==> inputs of v14 <==
Design cpu, start of the top module:
module cpu(clk, reset_n, read_m1, address1, data1, read_m2, write_m2, address2, data2_in, data2_out, num_inst, output_port, is_halted);
clock: 5.42 ns
lec_check: 0
abc_area: 0
cap_margin: 30
cell_pad_in_sites_detail_placement: 1
cell_pad_in_sites_global_placement: 1
core_margin: 2
core_utilization: 62
gpl_timing_driven: 0
place_density: 0.89
setup_slack_margin: -0.19
slew_margin: 20
tns_end_percent: 20
run.sh (not shown) runs the stock make flow with config.mk's settings and CLKGATE_MAP_FILE=.
==> inputs of v26, as changes to v14 <==
==> flow/config.mk (replaced) <==
export PLATFORM = sky130hd
export DESIGN_NAME = cpu
export DESIGN_NICKNAME = cpu
export VERILOG_FILES = /design/flow/design.v
export SDC_FILE = /design/flow/constraint.sdc
export NUM_CORES = 4
export LEC_CHECK = 0
export ABC_AREA = 1
export CAP_MARGIN = 5
export CELL_PAD_IN_SITES_DETAIL_PLACEMENT = 1
export CELL_PAD_IN_SITES_GLOBAL_PLACEMENT = 3
export CORE_ASPECT_RATIO = 0.62
export CORE_MARGIN = 2
export CORE_UTILIZATION = 15
export CTS_CLUSTER_DIAMETER = 162
export GPL_TIMING_DRIVEN = 0
export HOLD_SLACK_MARGIN = 0.06
export SETUP_SLACK_MARGIN = 2.66
export SLEW_MARGIN = 20
export TNS_END_PERCENT = 25
==> flow/constraint.sdc (replaced) <==
create_clock -name core_clock -period 10.0 [get_ports {clk}]
set_input_delay 2.0000 -clock core_clock [delete_from_list [all_inputs] [get_ports {clk}]]
set_output_delay 2.0000 -clock core_clock [all_outputs]
set_load 0.01 [all_outputs]
==> notes <==
- v14 stopped in global routing. v26 finished with timing, DRC and antenna clean.
- Between v14 and v26, the lower synthesized cell count is in v14 (gap 28%, measured against v26).
- The die area of v26 is 4.2 times that of v14.
- Against v14, the synthesized area of v26 is larger by about 2.2%.

==> lagoon: inputs <==
cpu again, from the RTL that the note above started with.
Settings: LEC_CHECK=0, CAP_MARGIN=20, CORE_MARGIN=2, CORE_UTILIZATION=62, CTS_CLUSTER_SIZE=97, SETUP_SLACK_MARGIN=1.22, SLEW_MARGIN=20; clock period 5.56 ns.
==> inputs of pepper, as changes to lagoon <==
- ABC_AREA: default -> 1
- CAP_MARGIN: 20 -> 5
- CELL_PAD_IN_SITES_DETAIL_PLACEMENT: default -> 1
- CELL_PAD_IN_SITES_GLOBAL_PLACEMENT: default -> 3
- CORE_ASPECT_RATIO: default -> 0.62
- CORE_UTILIZATION: 62 -> 15
- CTS_CLUSTER_DIAMETER: default -> 162
- CTS_CLUSTER_SIZE: 97 -> default
- GPL_ROUTABILITY_DRIVEN: default -> 0
- GPL_TIMING_DRIVEN: default -> 1
- HOLD_SLACK_MARGIN: default -> 0.16
- SETUP_SLACK_MARGIN: 1.22 -> 2.66
- TNS_END_PERCENT: default -> 25
==> flow/constraint.sdc (replaced) <==
create_clock -name core_clock -period 10.0 [get_ports {clk}]
set_input_delay 2.0000 -clock core_clock [delete_from_list [all_inputs] [get_ports {clk}]]
set_output_delay 2.0000 -clock core_clock [all_outputs]
set_load 0.01 [all_outputs]
==> inputs of delta, as changes to lagoon <==
- CORE_UTILIZATION: 62 -> 72
- CTS_CLUSTER_SIZE: 97 -> 44
- SETUP_SLACK_MARGIN: 1.22 -> -0.41
==> flow/constraint.sdc (replaced) <==
create_clock -name core_clock -period 5.24 [get_ports {clk}]
set_input_delay 1.0480 -clock core_clock [delete_from_list [all_inputs] [get_ports {clk}]]
set_output_delay 1.0480 -clock core_clock [all_outputs]
set_load 0.01 [all_outputs]
==> inputs of violet, as changes to lagoon <==
- ABC_AREA: default -> 1
- CAP_MARGIN: 20 -> 30
- CORE_ASPECT_RATIO: default -> 0.54
- CORE_UTILIZATION: 62 -> 27
- CTS_CLUSTER_SIZE: 97 -> 56
- MAX_ROUTING_LAYER: default -> met4
- SETUP_SLACK_MARGIN: 1.22 -> -0.12
==> flow/constraint.sdc (replaced) <==
create_clock -name core_clock -period 4.77 [get_ports {clk}]
set_input_delay 0.9540 -clock core_clock [delete_from_list [all_inputs] [get_ports {clk}]]
set_output_delay 0.9540 -clock core_clock [all_outputs]
set_load 0.01 [all_outputs]
==> comparison <==
lagoon completed and failed the layout checks on setup timing. delta never finished: it broke off in global routing on GRT-0116. pepper ran to the end with no violations. violet reached the layout checks and failed them: setup timing.
Via count, lowest first: lagoon, pepper, violet.
Critical path depth: pepper < lagoon < violet.
Of pepper and violet, violet has the higher first-iteration DRC count (gap about 37%, measured against violet).
Non-clock buffer count: pepper < lagoon < violet.
Between pepper and lagoon, the lower clock power is in pepper (gap 35%, measured against lagoon).
Utilization, lowest first: pepper, violet, lagoon.
Of violet and lagoon, lagoon has the higher hold slack (gap 0.023 ns).
Sequential power, highest first: violet, lagoon, pepper.
In violet the final area is larger than in pepper, by about 4%.
Of pepper and lagoon, pepper has the higher register-to-register slack (gap 3.1 ns).

==> exp/garnet: inputs <==
Starting RTL as in the previous note.
Settings: LEC_CHECK=0, CAP_MARGIN=20, CORE_MARGIN=2, CORE_UTILIZATION=70, CTS_CLUSTER_SIZE=22, SLEW_MARGIN=20; clock period 5.24 ns.
==> inputs of exp/amber, as changes to exp/garnet <==
--- a/flow/config.mk
+++ b/flow/config.mk
@@ -7,6 +7,12 @@
 export LEC_CHECK = 0
+export ABC_AREA = 0
 export CAP_MARGIN = 20
+export CELL_PAD_IN_SITES_DETAIL_PLACEMENT = 0
+export CORE_ASPECT_RATIO = 1.02
 export CORE_MARGIN = 2
 export CORE_UTILIZATION = 70
-export CTS_CLUSTER_SIZE = 22
-export SLEW_MARGIN = 20
+export CTS_CLUSTER_DIAMETER = 201
+export CTS_CLUSTER_SIZE = 19
+export MAX_ROUTING_LAYER = met5
+export SETUP_SLACK_MARGIN = -0.43
+export SLEW_MARGIN = 35
==> flow/constraint.sdc (replaced) <==
create_clock -name core_clock -period 4.95 [get_ports {clk}]
set_input_delay 0.9900 -clock core_clock [delete_from_list [all_inputs] [get_ports {clk}]]
set_output_delay 0.9900 -clock core_clock [all_outputs]
set_load 0.01 [all_outputs]
==> inputs of exp/juniper, as changes to exp/garnet <==
--- a/flow/config.mk
+++ b/flow/config.mk
@@ -9,4 +9,3 @@
 export CORE_MARGIN = 2
-export CORE_UTILIZATION = 70
-export CTS_CLUSTER_SIZE = 22
+export CORE_UTILIZATION = 20
 export SLEW_MARGIN = 20
==> flow/constraint.sdc (replaced) <==
create_clock -name core_clock -period 15.0 [get_ports {clk}]
set_input_delay 3.0000 -clock core_clock [delete_from_list [all_inputs] [get_ports {clk}]]
set_output_delay 3.0000 -clock core_clock [all_outputs]
set_load 0.01 [all_outputs]
==> inputs of exp/maple, as changes to exp/garnet <==
--- a/flow/config.mk
+++ b/flow/config.mk
@@ -7,6 +7,13 @@
 export LEC_CHECK = 0
-export CAP_MARGIN = 20
-export CORE_MARGIN = 2
-export CORE_UTILIZATION = 70
-export CTS_CLUSTER_SIZE = 22
+export CAP_MARGIN = 30
+export CELL_PAD_IN_SITES_GLOBAL_PLACEMENT = 2
+export CORE_MARGIN = 5
+export CORE_UTILIZATION = 68
+export CTS_CLUSTER_SIZE = 84
+export GPL_TIMING_DRIVEN = 1
+export MAX_ROUTING_LAYER = met5
+export MIN_ROUTING_LAYER = met1
+export PLACE_DENSITY_LB_ADDON = 0.24
+export SETUP_SLACK_MARGIN = 2.72
 export SLEW_MARGIN = 20
+export TNS_END_PERCENT = 100
==> flow/constraint.sdc (replaced) <==
create_clock -name core_clock -period 12.6 [get_ports {clk}]
set_input_delay 2.5200 -clock core_clock [delete_from_list [all_inputs] [get_ports {clk}]]
set_output_delay 2.5200 -clock core_clock [all_outputs]
set_load 0.01 [all_outputs]
==> GITHUB_STEP_SUMMARY <==
### Flow metrics

| Metric | Value |
|---|---|
| Setup violators final | `208` |
| Failing Checks | `setup timing` |
| Die width | `about 300 um` |
| Htree depth | `3` |
| Clk buf depth | `3` |
| CTS Buf Count | `81` |
| GP Congestion | `1.08` |
| Outcome | `complete, but fails checks` |
| PortBufs | `116` |
| Root Buffer | `clkbuf_16` |
| Met1 track utilization from global routing | `53.3%` |
| Setup WS pre-CTS | `-1.79 ns` |
| Final worst slack | `-1.13 ns` |
-- figures above: exp/amber

==> GITHUB_STEP_SUMMARY <==
### Yosys + OpenROAD results

| Metric | Value |
|---|---|
| Die width | `around 310 um` |
| Commonest flop | `edfxtp_1` |
| Yosys warns | `12` |
| Adder share | `1.73%` |
| Outcome | `aborted with a tool error` |
| Ys cells | `about 5,300` |
| XOR/XNOR Area Share | `roughly 1.8%` |
| Failed at | `3_1_place_gp_skip_io` |
| Number of enable flip-flop cells | `928` |
| Synth Seq Share | `~58%` |
| Die H | `between 300 and 400 um` |
| Error msg | `[ERROR FLW-0024] Place density exceeds 1.0 (current PLACE_DENSITY_LB_ADDON =  0.24). Please check if the value of  PLACE_DENSITY_LB_ADDON is between 0 and 0.99.` |
-- figures above: exp/maple

==> GITHUB_STEP_SUMMARY <==
### Yosys + OpenROAD results

| Metric | Value |
|---|---|
| Met1 track utilization from global routing | `64.4%` |
| CTS Buf Count | `136` |
| GP Congestion | `1.02` |
| Failed at | `5_1_grt` |
| Die width | `304 um` |
| Post-synth top area cell | `edfxtp_1` |
| Clk buf depth | `3` |
| PortBufs | `116` |
| # hold bufs at CTS | `0` |
| Number of enable flip-flop cells | `928` |
| Outcome | `aborted with a tool error` |
| Htree depth | `4` |
| Root Buffer | `clkbuf_16` |
| Error msg | `[ERROR GRT-0232] Routing congestion too high. Check the congestion heatmap in the GUI.` |
| Post-synth top cells | `928 x edfxtp_1, 802 x nand2_1, 697 x nor2_1, 433 x dfxtp_1, 370 x clkbuf_1` |
| Setup WS pre-CTS | `-1.18 ns` |
-- figures above: exp/garnet

==> GITHUB_STEP_SUMMARY <==
### Flow metrics

| Metric | Value |
|---|---|
| Comb area leader | `multiplexers` |
| Outcome | `complete, no violations` |
| PortBufs | `116` |
| Setup WS pre-CTS | `around 2.9 ns` |
| GP Congestion | `0.900` |
| Setup violators final | `0` |
| Die H | `566 um` |
| Die width | `566 um` |
| Clk buf depth | `3` |
| Root Buffer | `clkbuf_16` |
| Met1 track utilization from global routing | `16.4%` |
| Htree depth | `4` |
| End of the worst register-to-register path | `Datapath.RegisterFile.RF[3][12]` |
| Post-CTS Setup Inserts | `0` |
| Final worst slack | `3.58 ns` |
-- figures above: exp/juniper


==> inputs of run B <==
cpu again, from the RTL that the note above started with.
==> flow/design.v (excerpt) <==
module cpu(clk, reset_n, read_m1, address1, data1, read_m2, write_m2, address2, data2_in, data2_out, num_inst, output_port, is_halted);
==> flow/config.mk <==
export PLATFORM = sky130hd
export DESIGN_NAME = cpu
export DESIGN_NICKNAME = cpu
export VERILOG_FILES = /design/flow/design.v
export SDC_FILE = /design/flow/constraint.sdc
export NUM_CORES = 4
export LEC_CHECK = 0
export CAP_MARGIN = 20
export CORE_MARGIN = 2
export CORE_UTILIZATION = 66
export CTS_CLUSTER_SIZE = 57
export SETUP_SLACK_MARGIN = 1.37
export SLEW_MARGIN = 20
==> flow/constraint.sdc <==
create_clock -name core_clock -period 4.99 [get_ports {clk}]
set_input_delay 0.9980 -clock core_clock [delete_from_list [all_inputs] [get_ports {clk}]]
set_output_delay 0.9980 -clock core_clock [all_outputs]
set_load 0.01 [all_outputs]
==> inputs of run C, as changes to run B <==
Settings changed: ABC_AREA set to 0, CAP_MARGIN 20 to 10, CELL_PAD_IN_SITES_DETAIL_PLACEMENT set to 0, CORE_ASPECT_RATIO set to 0.63, CORE_UTILIZATION 66 to 72, CTS_CLUSTER_DIAMETER set to 201, CTS_CLUSTER_SIZE 57 to 44, MAX_ROUTING_LAYER set to met5, PLACE_DENSITY set to 0.95, SETUP_SLACK_MARGIN 1.37 to 0.9, SLEW_MARGIN 20 to 35.
==> flow/constraint.sdc (replaced) <==
create_clock -name core_clock -period 5.5 [get_ports {clk}]
set_input_delay 1.1000 -clock core_clock [delete_from_list [all_inputs] [get_ports {clk}]]
set_output_delay 1.1000 -clock core_clock [all_outputs]
set_load 0.01 [all_outputs]
==> comparison <==
Run C did not get past global routing. Run B ran to the end with violations: setup timing.
Area after synthesis is the same in run B and run C.
Synthesized cell count is the same in run C and run B.
Die area: run C is smaller than run B (about 8%).
Power figures rest on the tool's default switching activity, not on a simulated workload.
